==> 04-07 <==
==> flow/design.v (excerpt) <==
module minimax(
   opt, move,
   grid, column_counts, player, sw, clk
);
input [83:0] grid;
input [20:0] column_counts;
input player;
input sw;
input clk;
output [6:0] opt;
output move;
reg [83:0] grid_copy;
reg [83:0] grid_copy_2;
reg aimoved;
reg opponentmoved;
reg [6:0] ai;
reg [6:0] opponent;
reg [2:0] index;
reg move_r;
assign move = move_r;
reg initial_score;
reg [6:0] count;  
reg [2:0] column;
reg [6:0] opt_r;
assign opt = opt_r;
wire [8:0] optscore;
reg [8:0] optscore_r;
assign optscore = optscore_r;
wire [8:0] score;
wire [8:0] curscore;
reg [8:0] curscore_r;
assign curscore = curscore_r;
score score_(
   .score (score),
   .grid (grid_copy_2), .ai (ai), .opponent (opponent), .clk (clk)
    );
always @(posedge clk)
begin
  if (player == 0 || !sw)
  begin
    count = 0;
    move_r = 0;
    optscore_r = 0;
    opt_r = 1;
	 curscore_r = 0;
  end
  else if (count == 105)
  begin
    if(curscore >= optscore && aimoved)
    begin
      opt_r = ai;
      optscore_r = curscore_r;
    end
    move_r = 1;
    count = (count + 1) % 128;
  end
  else if (count > 105)
  begin
    move_r = 0;
  end
  else if (count % 15 == 0)
  begin
    if(count == 0)
    begin
      optscore_r = 0;
    end
    else if(curscore >= optscore && aimoved)
    begin
      opt_r = ai;
      optscore_r = curscore_r;
    end
	 initial_score = 1;
    if(column_counts[(count / 15)*3 + 2-:3] < 6)
    begin
	   column = (count / 15) % 8;
      grid_copy = grid;
      grid_copy[13 - (count / 15)*2 + column_counts[(count / 15)*3 + 2-:3] * 14-:2] = 2'b10;
      aimoved = 1;
      ai = (13 - (count / 15)*2 + column_counts[(count / 15)*3 + 2-:3] * 14) % 128;
    end
    else
    begin
      grid_copy = grid;
  ...
clock: 9.33 ns
lec_check: 0
abc_area: 0
cap_margin: 20
cell_pad_in_sites_detail_placement: 0
cell_pad_in_sites_global_placement: 0
core_aspect_ratio: 1.13
core_margin: 2
core_utilization: 58
cts_cluster_diameter: 136
gpl_timing_driven: 1
hold_slack_margin: -0.09
slew_margin: 25
tns_end_percent: 5
run.sh (not shown) runs the stock make flow with config.mk's settings and CLKGATE_MAP_FILE=.
==> inputs of 06-18, as changes to 04-07 <==
--- a/flow/config.mk
+++ b/flow/config.mk
@@ -13,7 +13,6 @@
 export CORE_MARGIN = 2
-export CORE_UTILIZATION = 58
+export CORE_UTILIZATION = 44
 export CTS_CLUSTER_DIAMETER = 136
 export GPL_TIMING_DRIVEN = 1
-export HOLD_SLACK_MARGIN = -0.09
+export PLACE_DENSITY = 0.77
 export SLEW_MARGIN = 25
-export TNS_END_PERCENT = 5
==> inputs of 12-17, as changes to 04-07 <==
==> flow/config.mk (replaced) <==
export PLATFORM = sky130hd
export DESIGN_NAME = minimax
export DESIGN_NICKNAME = minimax
export VERILOG_FILES = /design/flow/design.v
export SDC_FILE = /design/flow/constraint.sdc
export NUM_CORES = 4
export LEC_CHECK = 0
export CAP_MARGIN = 20
export CORE_MARGIN = 2
export CORE_UTILIZATION = 40
export SLEW_MARGIN = 20
==> flow/constraint.sdc (replaced) <==
create_clock -name core_clock -period 14.1 [get_ports {clk}]
set_input_delay 2.8200 -clock core_clock [delete_from_list [all_inputs] [get_ports {clk}]]
set_output_delay 2.8200 -clock core_clock [all_outputs]
set_load 0.01 [all_outputs]
==> comparison <==
- 04-07 ran to the end with violations: setup timing. 12-17 ran to the end with no violations. 06-18 completed, yet does not pass: setup timing.
- Between 04-07 and 12-17, the lower worst hold slack is in 12-17 (gap 5.4 ps).
- Flip-flop count is the same in 06-18 and 04-07.
- In 06-18 the setup slack is worse than in 12-17, by 1900 ps.
- Combinational power: 12-17 is lower than 04-07 (about 56%).
- In 12-17 the critical path depth is lower than in 06-18, by 9.

==> inputs of job 1004 <==
Starting RTL as in the previous note.
Settings: LEC_CHECK=0, CAP_MARGIN=20, CORE_ASPECT_RATIO=0.5, CORE_MARGIN=2, CORE_UTILIZATION=72, CTS_CLUSTER_DIAMETER=398, CTS_CLUSTER_SIZE=98, MAX_ROUTING_LAYER=met4, PLACE_DENSITY=0.36, SETUP_SLACK_MARGIN=2.14, SLEW_MARGIN=20, TNS_END_PERCENT=10; clock period 7.26 ns.
==> inputs of job 269, as changes to job 1004 <==
==> flow/config.mk (replaced) <==
export PLATFORM = sky130hd
export DESIGN_NAME = minimax
export DESIGN_NICKNAME = minimax
export VERILOG_FILES = /design/flow/design.v
export SDC_FILE = /design/flow/constraint.sdc
export NUM_CORES = 4
export LEC_CHECK = 0
export CAP_MARGIN = 20
export CORE_MARGIN = 2
export CORE_UTILIZATION = 72
export CTS_CLUSTER_DIAMETER = 394
export SLEW_MARGIN = 20
==> flow/constraint.sdc (replaced) <==
create_clock -name core_clock -period 7.79 [get_ports {clk}]
set_input_delay 1.5580 -clock core_clock [delete_from_list [all_inputs] [get_ports {clk}]]
set_output_delay 1.5580 -clock core_clock [all_outputs]
set_load 0.01 [all_outputs]
==> inputs of job 5462, as changes to job 1004 <==
==> flow/config.mk (replaced) <==
export PLATFORM = sky130hd
export DESIGN_NAME = minimax
export DESIGN_NICKNAME = minimax
export VERILOG_FILES = /design/flow/design.v
export SDC_FILE = /design/flow/constraint.sdc
export NUM_CORES = 4
export LEC_CHECK = 0
export CAP_MARGIN = 20
export CELL_PAD_IN_SITES_DETAIL_PLACEMENT = 1
export CELL_PAD_IN_SITES_GLOBAL_PLACEMENT = 1
export CORE_MARGIN = 2
export CORE_UTILIZATION = 65
export CTS_CLUSTER_DIAMETER = 120
export GPL_ROUTABILITY_DRIVEN = 0
export MIN_ROUTING_LAYER = met2
export SETUP_SLACK_MARGIN = -0.04
export SLEW_MARGIN = 30
==> flow/constraint.sdc (replaced) <==
create_clock -name core_clock -period 17.6 [get_ports {clk}]
set_input_delay 3.5200 -clock core_clock [delete_from_list [all_inputs] [get_ports {clk}]]
set_output_delay 3.5200 -clock core_clock [all_outputs]
set_load 0.01 [all_outputs]
==> inputs of job 6938, as changes to job 1004 <==
==> flow/config.mk (replaced) <==
export PLATFORM = sky130hd
export DESIGN_NAME = minimax
export DESIGN_NICKNAME = minimax
export VERILOG_FILES = /design/flow/design.v
export SDC_FILE = /design/flow/constraint.sdc
export NUM_CORES = 4
export LEC_CHECK = 0
export ABC_AREA = 1
export CAP_MARGIN = 25
export CORE_MARGIN = 8
export CORE_UTILIZATION = 36
export HOLD_SLACK_MARGIN = 0.12
export MAX_ROUTING_LAYER = met4
export MIN_ROUTING_LAYER = met1
export PLACE_DENSITY_LB_ADDON = 0.08
export SETUP_SLACK_MARGIN = 1.41
export SLEW_MARGIN = 20
==> flow/constraint.sdc (replaced) <==
create_clock -name core_clock -period 17.3 [get_ports {clk}]
set_input_delay 3.4600 -clock core_clock [delete_from_list [all_inputs] [get_ports {clk}]]
set_output_delay 3.4600 -clock core_clock [all_outputs]
set_load 0.01 [all_outputs]
==> comparison <==
- Job 5462 never finished: it broke off in global routing (5_1_grt), error GRT-0116. Job 6938 completed without violations. Job 1004 stopped in detailed placement (3_5_place_dp). Job 269 failed in clock tree synthesis (4_1_cts), error DPL-0038.
- In job 5462 the die area is higher than in job 269, by about 10%.
- In synthesized area, job 269 and job 1004 do not differ.
- Synthesized cell count is the same in job 5462 and job 1004.
==> figures <==
metric	job 269	job 5462	job 6938	job 1004
Sequential area share after synthesis	21.19%	21.19%	22.15%	21.19%
Number of instances resized during post-cts repair	-	7	0	-
Status	did not finish	did not finish	timing/DRC/antenna clean	did not finish
Last stage reached	clock tree synthesis (4_1_cts)	global routing (5_1_grt)	-	detailed placement (3_5_place_dp)
Post-synth area from yosys stat	29520 um^2	29520 um^2	28250 um^2	29520 um^2
FA/HA/MAJ Cells, Area Fraction	7.595%	7.595%	7.902%	7.595%
CTS hold repair buffers	-	0	0	-
Die Footprint	42640 um^2	47130 um^2	87680 um^2	42730 um^2
Synthesized area	29520 um^2	29520 um^2	28250 um^2	29520 um^2
Xor-xnor portion of the synthesized cell area	5.349%	5.349%	3.588%	5.349%
Post-DP HPWL	123200 um	103200 um	87340 um	-
Post-synthesis area per instance	8.269 um^2	8.269 um^2	6.115 um^2	8.269 um^2
Dpl cell area	39330 um^2	30750 um^2	30220 um^2	-
# Cells Yosys	3570	3570	4619	3570
Die X	206.5 um	217.1 um	296.1 um	290.4 um

==> inputs of v29 <==
minimax again, from the RTL that the note above started with.
==> flow/design.v (excerpt) <==
module minimax(
   opt, move,
   grid, column_counts, player, sw, clk
);
==> flow/config.mk <==
export PLATFORM = sky130hd
export DESIGN_NAME = minimax
export DESIGN_NICKNAME = minimax
export VERILOG_FILES = /design/flow/design.v
export SDC_FILE = /design/flow/constraint.sdc
export NUM_CORES = 4
export LEC_CHECK = 0
export CAP_MARGIN = 20
export CORE_MARGIN = 4
export CORE_UTILIZATION = 65
export CTS_CLUSTER_DIAMETER = 393
export GPL_TIMING_DRIVEN = 1
export PLACE_DENSITY_LB_ADDON = 0.21
export SLEW_MARGIN = 20
export TNS_END_PERCENT = 90
==> flow/constraint.sdc <==
create_clock -name core_clock -period 6.48 [get_ports {clk}]
set_input_delay 1.2960 -clock core_clock [delete_from_list [all_inputs] [get_ports {clk}]]
set_output_delay 1.2960 -clock core_clock [all_outputs]
set_load 0.01 [all_outputs]
==> v1: changes against v29 <==
==> flow/config.mk (replaced) <==
export PLATFORM = sky130hd
export DESIGN_NAME = minimax
export DESIGN_NICKNAME = minimax
export VERILOG_FILES = /design/flow/design.v
export SDC_FILE = /design/flow/constraint.sdc
export NUM_CORES = 4
export LEC_CHECK = 0
export ABC_AREA = 0
export CAP_MARGIN = 20
export CELL_PAD_IN_SITES_DETAIL_PLACEMENT = 0
export CELL_PAD_IN_SITES_GLOBAL_PLACEMENT = 0
export CORE_ASPECT_RATIO = 1.13
export CORE_MARGIN = 2
export CORE_UTILIZATION = 47
export CTS_CLUSTER_DIAMETER = 136
export GPL_TIMING_DRIVEN = 1
export SLEW_MARGIN = 25
==> flow/constraint.sdc (replaced) <==
create_clock -name core_clock -period 9.33 [get_ports {clk}]
set_input_delay 1.8660 -clock core_clock [delete_from_list [all_inputs] [get_ports {clk}]]
set_output_delay 1.8660 -clock core_clock [all_outputs]
set_load 0.01 [all_outputs]
==> v13: changes against v29 <==
--- a/flow/config.mk
+++ b/flow/config.mk
@@ -8,8 +8,5 @@
 export CAP_MARGIN = 20
-export CORE_MARGIN = 4
+export CORE_MARGIN = 2
 export CORE_UTILIZATION = 65
-export CTS_CLUSTER_DIAMETER = 393
-export GPL_TIMING_DRIVEN = 1
-export PLACE_DENSITY_LB_ADDON = 0.21
 export SLEW_MARGIN = 20
-export TNS_END_PERCENT = 90
+export TNS_END_PERCENT = 5
==> flow/constraint.sdc (replaced) <==
create_clock -name core_clock -period 7.53 [get_ports {clk}]
set_input_delay 1.5060 -clock core_clock [delete_from_list [all_inputs] [get_ports {clk}]]
set_output_delay 1.5060 -clock core_clock [all_outputs]
set_load 0.01 [all_outputs]
==> results.txt <==
Die Ht -> 217 um
gpl congestion -> 1.27
Place WS -> -3340 ps
hpwl dp -> 97.6 mm
Halt Stage -> global routing
dpl cells -> 5,104
outcome -> aborted with a tool error
Run Error -> [ERROR GRT-0116] Global routing finished with congestion. Check the congestion regions in the DRC Viewer.
die width -> 217 um
[end of results for v13]
==> results.txt <==
outcome -> failed layout checks
violated checks -> negative setup slack
Place WS -> -1490 ps
final worst slack -> -1150 ps
final setup fails -> 94
hpwl dp -> 103 mm
dpl cells -> 5,252
gpl congestion -> 1.05
[end of results for v1]
==> results.txt <==
Run Error -> [ERROR DPL-0033] detailed placement checks failed during check placement.
Mapped Cells -> 3,570
die width -> 221 um
Top-area cell share -> 19.0%
hpwl dp -> 114 mm
Die Ht -> 221 um
Halt Stage -> clock tree synthesis
XOR/XNOR Fraction of Synth Area -> 5.35%
outcome -> aborted with a tool error
dpl cells -> 5,123
[end of results for v29]
No activity file was given, so power comes from the tool's default toggle rates.
